==> flow/design.v (excerpt) <==
module adc_mul                   
(
    input  logic         clk_i,                                                
    input  logic         rst_i,                                                
    input  logic [11:0]  x_i,                                                  
    input  logic [11:0]  y_i,                                                  
    input  logic [11:0]  z_i,                                                  
    output logic [11:0]  fp_o                                                  
); 
    logic [31:0]    x_fp;                                                        
    logic [31:0]    y_fp;                                                        
    logic [31:0]    z_fp;                                                        
    logic [31:0]    mul_o_fp;                                                    
    logic [31:0]    div_o_fp;                                                    
    logic [31:0]    x_ffp;                                                       
    fixed_to_float converter1 (	
								.clk_i	    (clk_i) ,
								.rst_i	    (rst_i) ,
                                .fixed_in   (x_i)  ,
                                .float_out  (x_fp)  
                               );    
    fixed_to_float converter2 (
	 							.clk_i	    (clk_i) ,
								.rst_i	    (rst_i) ,
                                .fixed_in   (y_i)   ,
                                .float_out  (y_fp)  
                              );
    fixed_to_float converter3 (
	 							.clk_i      (clk_i) ,
								.rst_i		(rst_i) ,
                                .fixed_in   (z_i)   ,
                                .float_out  (z_fp)  
                              );
    qdiv_f div1 (
		.clk_i		    (clk_i)		    ,
		.rst_i			(rst_i)		    ,
        .a_i            (y_fp)          ,
        .b_i            (z_fp)          ,
        .result_o       (div_o_fp)
    );
  ...
export LEC_CHECK = 0
export CAP_MARGIN = 0
export CELL_PAD_IN_SITES_DETAIL_PLACEMENT = 2
export CELL_PAD_IN_SITES_GLOBAL_PLACEMENT = 2
export CORE_MARGIN = 7
export CORE_UTILIZATION = 40
export GPL_TIMING_DRIVEN = 0
export MAX_ROUTING_LAYER = met5
export MIN_ROUTING_LAYER = met2
export SETUP_SLACK_MARGIN = 5.0
export SLEW_MARGIN = 40
export TNS_END_PERCENT = 60
create_clock -name core_clock -period 150.0 [get_ports {clk_i}]
run.sh (not shown) runs the stock make flow with config.mk's settings and CLKGATE_MAP_FILE=.
==> next run, changes <==
- CAP_MARGIN: 0 -> 20
- CELL_PAD_IN_SITES_DETAIL_PLACEMENT: 2 -> default
- CELL_PAD_IN_SITES_GLOBAL_PLACEMENT: 2 -> 1
- CORE_ASPECT_RATIO: default -> 1.86
- CORE_MARGIN: 7 -> 2
- CTS_CLUSTER_SIZE: default -> 98
- GPL_TIMING_DRIVEN: 0 -> default
- HOLD_SLACK_MARGIN: default -> -0.07
- MAX_ROUTING_LAYER: met5 -> default
- MIN_ROUTING_LAYER: met2 -> default
- SETUP_SLACK_MARGIN: 5.0 -> default
- SLEW_MARGIN: 40 -> 0
- TNS_END_PERCENT: 60 -> default
- clock period: 150.0 -> 95.0 ns (I/O delays scaled with it)
Outcome: The changed run completed without violations. Design area is higher by a few percent. Clock skew hardly moves. Clock-buffer cell count went down by 1. Utilization goes up by 2.4 points. First-iteration DRC count shrinks by well over a third. Synthesized area stays the same.
==> next run, changes <==
- CELL_PAD_IN_SITES_GLOBAL_PLACEMENT: 1 -> default
- CORE_ASPECT_RATIO: 1.86 -> default
- CORE_UTILIZATION: 40 -> 58
- CTS_CLUSTER_SIZE: 98 -> default
- HOLD_SLACK_MARGIN: -0.07 -> default
- SLEW_MARGIN: 0 -> 20
- clock period: 95.0 -> 81.2 ns (I/O delays scaled with it)
Effect:
- With this change the flow completed, yet does not pass: setup timing
- area after synthesis does not change
- non-clock buffer count rises by 1746
- worst setup slack is worse by 10000 ps
- global-route usage rises by 11 points
- die area falls by 31%
- count of clock-buffer cells in the layout falls by 1
- first-iteration DRC count rises by 88%
- design area rises by 23%
- maximum frequency rises by 3.9%
==> next run, changes <==
- ABC_AREA: default -> 1
- CORE_UTILIZATION: 58 -> 66
- CTS_CLUSTER_DIAMETER: default -> 342
- MAX_ROUTING_LAYER: default -> met4
- TNS_END_PERCENT: default -> 5
- clock period: 81.2 -> 63.5 ns (I/O delays scaled with it)
The new run ran to the end with violations: setup timing.
Setup slack gains 4100 ps.
Final area shrinks by 8.4%.
Via count is lower by 1.1%.
Cell count went up by 4.0%.
Count of clock-buffer cells in the layout stays the same.
Core utilization drops by 2.7 points.
Non-clock buffer count falls by 1396.
==> next run, changes <==
- ABC_AREA: 1 -> default
- CAP_MARGIN: 20 -> 15
- CORE_UTILIZATION: 66 -> 72
- CTS_CLUSTER_DIAMETER: 342 -> default
- MAX_ROUTING_LAYER: met4 -> default
- TNS_END_PERCENT: 5 -> default
- clock period: 63.5 -> 80.5 ns (I/O delays scaled with it)
Result:
- With this change the flow stopped in clock tree synthesis (4_1_cts) with DPL-0038
- synthesized area went down by a little under a tenth
- die area went down by about a fifth
- synthesized cell count went down by about a fifth


Starting RTL as in the previous note.
Settings: LEC_CHECK=0, ABC_AREA=1, CAP_MARGIN=20, CORE_MARGIN=2, CORE_UTILIZATION=71, CTS_CLUSTER_DIAMETER=211, MAX_ROUTING_LAYER=met4, SLEW_MARGIN=20; clock period 84.4 ns.
The baseline produced a clean layout.
Change:
Settings changed: ABC_AREA 1 to unset, CORE_UTILIZATION 71 to 40, CTS_CLUSTER_DIAMETER 211 to unset, MAX_ROUTING_LAYER met4 to unset.
Clock period 84.4 ns to 91.8 ns, I/O delays scaled along.
=> Die area is higher by 63%; global-route usage falls by 15 points; wire length came out higher by 5.9%; non-clock buffer count rises by 333; via count came out lower by 8.0%; flip-flop count is unchanged; synthesized area went down by about 7.5%; final area is higher by about 1.6%.
Change:
Settings changed: ABC_AREA set to 1, CORE_UTILIZATION 40 to 58.
Clock period 91.8 ns to 77.7 ns, I/O delays scaled along.
Result: The changed run passed the timing, design-rule and antenna checks. First-iteration DRC count came out higher by 10%. Die size came out lower by 25%. Final cell count came out higher by 14%. Register-to-register slack is better by 3.0 ns. Cell area came out higher by 0.78%. Routed wire length hardly moves.
Change:
Settings changed: CORE_UTILIZATION 58 to 72.
Clock period 77.7 ns to 106.0 ns, I/O delays scaled along.
The new run completed with no timing, DRC or antenna violations.
Wire length is lower by 8.3%.
Via count stays flat.
Setup slack gains 14 ns.
Maximum frequency is lower by 17%.
Non-clock buffer count is lower by 169.
Die area is lower by 19%.
Core utilization is higher by 12 points.
Cell area is lower by 4.2%.


adc_mul again, from the RTL that the note above started with.
clock: 57.6 ns
lec_check: 0
abc_area: 1
cap_margin: 20
cell_pad_in_sites_detail_placement: 1
cell_pad_in_sites_global_placement: 3
core_aspect_ratio: 1.48
core_margin: 10
core_utilization: 18
gpl_timing_driven: 0
place_density_lb_addon: 0.06
setup_slack_margin: -2.0
slew_margin: 0
The starting point completed, yet does not pass: negative setup slack.
Next try:
- ABC_AREA: 1 -> unset
- CELL_PAD_IN_SITES_DETAIL_PLACEMENT: 1 -> unset
- CELL_PAD_IN_SITES_GLOBAL_PLACEMENT: 3 -> unset
- CORE_ASPECT_RATIO: 1.48 -> unset
- CORE_MARGIN: 10 -> 2
- CORE_UTILIZATION: 18 -> 40
- GPL_TIMING_DRIVEN: 0 -> unset
- PLACE_DENSITY_LB_ADDON: 0.06 -> unset
- SETUP_SLACK_MARGIN: -2.0 -> unset
- SLEW_MARGIN: 0 -> 20
- clock period: 57.6 -> 95.0 ns (I/O delays scaled with it)
Effect:
- With this change the flow went through all stages and came out clean
- routed wire length goes down by 34%
- via count fell by 8.1%
- area after synthesis came out lower by 7.5%
- maximum frequency shrinks by 20%


== build 13 ==
Starting RTL as in the previous note.
clock: 57.6 ns
lec_check: 0
abc_area: 1
cap_margin: 20
cell_pad_in_sites_detail_placement: 1
core_aspect_ratio: 1.48
core_margin: 2
core_utilization: 18
cts_cluster_diameter: 325
cts_cluster_size: 100
gpl_timing_driven: 0
place_density_lb_addon: 0.06
setup_slack_margin: -2.0
slew_margin: 0
Although build 13 finished all stages, its layout failed final checks on setup timing.
Edits applied to the flow inputs when going from build 13 to build 12:
- swapping 2 for 10 in CORE_MARGIN
- swapping 1.48 for 0.5 in CORE_ASPECT_RATIO
- clearing CTS_CLUSTER_SIZE, which used to be 100
- clearing CTS_CLUSTER_DIAMETER, which used to be 325
--- outcome ---
- The worst path setup slack after routing of build 12 was inferior to that of build 13.
- Going from build 13 to build 12, share of the clock period used by the worst path after layout went up by 12 points, number of library cell types mapped by synthesis was more or less identical, post-route non-filler standard cell count went down by about 6%.
- The wire length of the first global-routing pass number comes out higher for build 13 vs build 12.
- Compared with build 13, build 12 improves minimum setup slack after placement.
- Where setup slack of the worst register-to-register path is concerned, build 13 is better than build 12.
- Comparing build 13 with build 12, the core utilization at floorplan came out essentially unchanged.
- Routed wire length for build 12 is lower than for build 13.
- To summarise build 12: no stage aborted, but the layout did not pass its checks, failing on setup timing.
- In build 12 the detailed-placement wirelength estimate turned out 8.5% lower than in build 13.
- Compared with build 13, build 12 shows minimum period implied by the final worst setup slack higher by 6840 ps.
[inputs] build 51 vs build 12
- a change of CORE_MARGIN from 10 to 2
- a change of CORE_ASPECT_RATIO from 0.5 to 1.48
- a deleted ABC_AREA that had been 1
==> comparison <==
Of build 12 and build 51, none finishes clean.
The flow for build 51 finished, though final verification flagged setup timing.
The final report for build 12 shows a completed flow and a layout that fails verification, specifically setup timing.
Met1 layer usage reported by global route, build 12 and build 51: lower on build 51
Sort build 12 and build 51 by design area, descending, and build 12 comes first.
The shortest clock period the worst path allows after layout in build 51 sits 24210 ps above the value recorded for build 12.
Lower layout clock buffer count goes to build 12 over build 51.
In the metrics for build 12 and build 51, the one carrying the higher share of the clock period used by the worst path is build 51.
The final tally of setup violations number comes out lower for build 12 vs build 51.
The synthesized cell count number comes out lower for build 51 vs build 12.
From build 51 to build 12, aggregate global routing overflow did not move at all.


Setup of run a:
Starting RTL as in the previous note.
## adc_mul
module adc_mul                   
(
    input  logic         clk_i,                                                
    input  logic         rst_i,                                                
    input  logic [11:0]  x_i,                                                  
    input  logic [11:0]  y_i,                                                  
    input  logic [11:0]  z_i,                                                  
    output logic [11:0]  fp_o                                                  
); 
    logic [31:0]    x_fp;                                                        
    logic [31:0]    y_fp;                                                        
    logic [31:0]    z_fp;                                                        
    logic [31:0]    mul_o_fp;                                                    
    logic [31:0]    div_o_fp;                                                    
    logic [31:0]    x_ffp;                                                       
    fixed_to_float converter1 (	
								.clk_i	    (clk_i) ,
								.rst_i	    (rst_i) ,
                                .fixed_in   (x_i)  ,
                                .float_out  (x_fp)  
                               );    
    fixed_to_float converter2 (
	 							.clk_i	    (clk_i) ,
								.rst_i	    (rst_i) ,
                                .fixed_in   (y_i)   ,
                                .float_out  (y_fp)  
                              );
    fixed_to_float converter3 (
	 							.clk_i      (clk_i) ,
								.rst_i		(rst_i) ,
                                .fixed_in   (z_i)   ,
                                .float_out  (z_fp)  
                              );
    qdiv_f div1 (
		.clk_i		    (clk_i)		    ,
		.rst_i			(rst_i)		    ,
        .a_i            (y_fp)          ,
        .b_i            (z_fp)          ,
        .result_o       (div_o_fp)
    );
    always_ff @( posedge clk_i or posedge rst_i ) begin 
        if(rst_i)begin
  ...
make LEC_CHECK=0 CAP_MARGIN=20 CELL_PAD_IN_SITES_DETAIL_PLACEMENT=2 CELL_PAD_IN_SITES_GLOBAL_PLACEMENT=3 CORE_MARGIN=7 CORE_UTILIZATION=40 GPL_TIMING_DRIVEN=0 MAX_ROUTING_LAYER=met5 MIN_ROUTING_LAYER=met2 SETUP_SLACK_MARGIN=5.0 SLEW_MARGIN=15 TNS_END_PERCENT=60 finish   # period 150.0 ns
Changes in run b relative to run a:
- clearing SETUP_SLACK_MARGIN, which used to be 5.0
- swapping 7 for 2 in CORE_MARGIN
- swapping 15 for 20 in SLEW_MARGIN
- clearing MIN_ROUTING_LAYER, which used to be met2
- clearing CELL_PAD_IN_SITES_GLOBAL_PLACEMENT, which used to be 3
- clearing TNS_END_PERCENT, which used to be 60
- swapping 40 for 58 in CORE_UTILIZATION
- clearing CELL_PAD_IN_SITES_DETAIL_PLACEMENT, which used to be 2
- clearing GPL_TIMING_DRIVEN, which used to be 0
- clearing MAX_ROUTING_LAYER, which used to be met5
- swapping 150.0 for 50.2 in the clock period (ns, I/O delays scaled along)
==> comparison <==
- The layout from run b, despite a flow that completed every stage, fails the layout checks, with the failing checks listed as setup timing.
- Looking at global-route wire length before repair, run b sits 23 mm below run a.
- [run b] chip footprint fell 0.046 mm^2 relative to run a
- Compared with run a, in run b fmax went up about 50%; share of the core filled with cells +40 points.
- Run b — number of cell instances on the worst register-to-register path 4.7% lower, run a as reference
- Row vertical die dimension: run b lower / run a higher
- Against run a, run b comes in 53100 ps lower on worst setup slack.
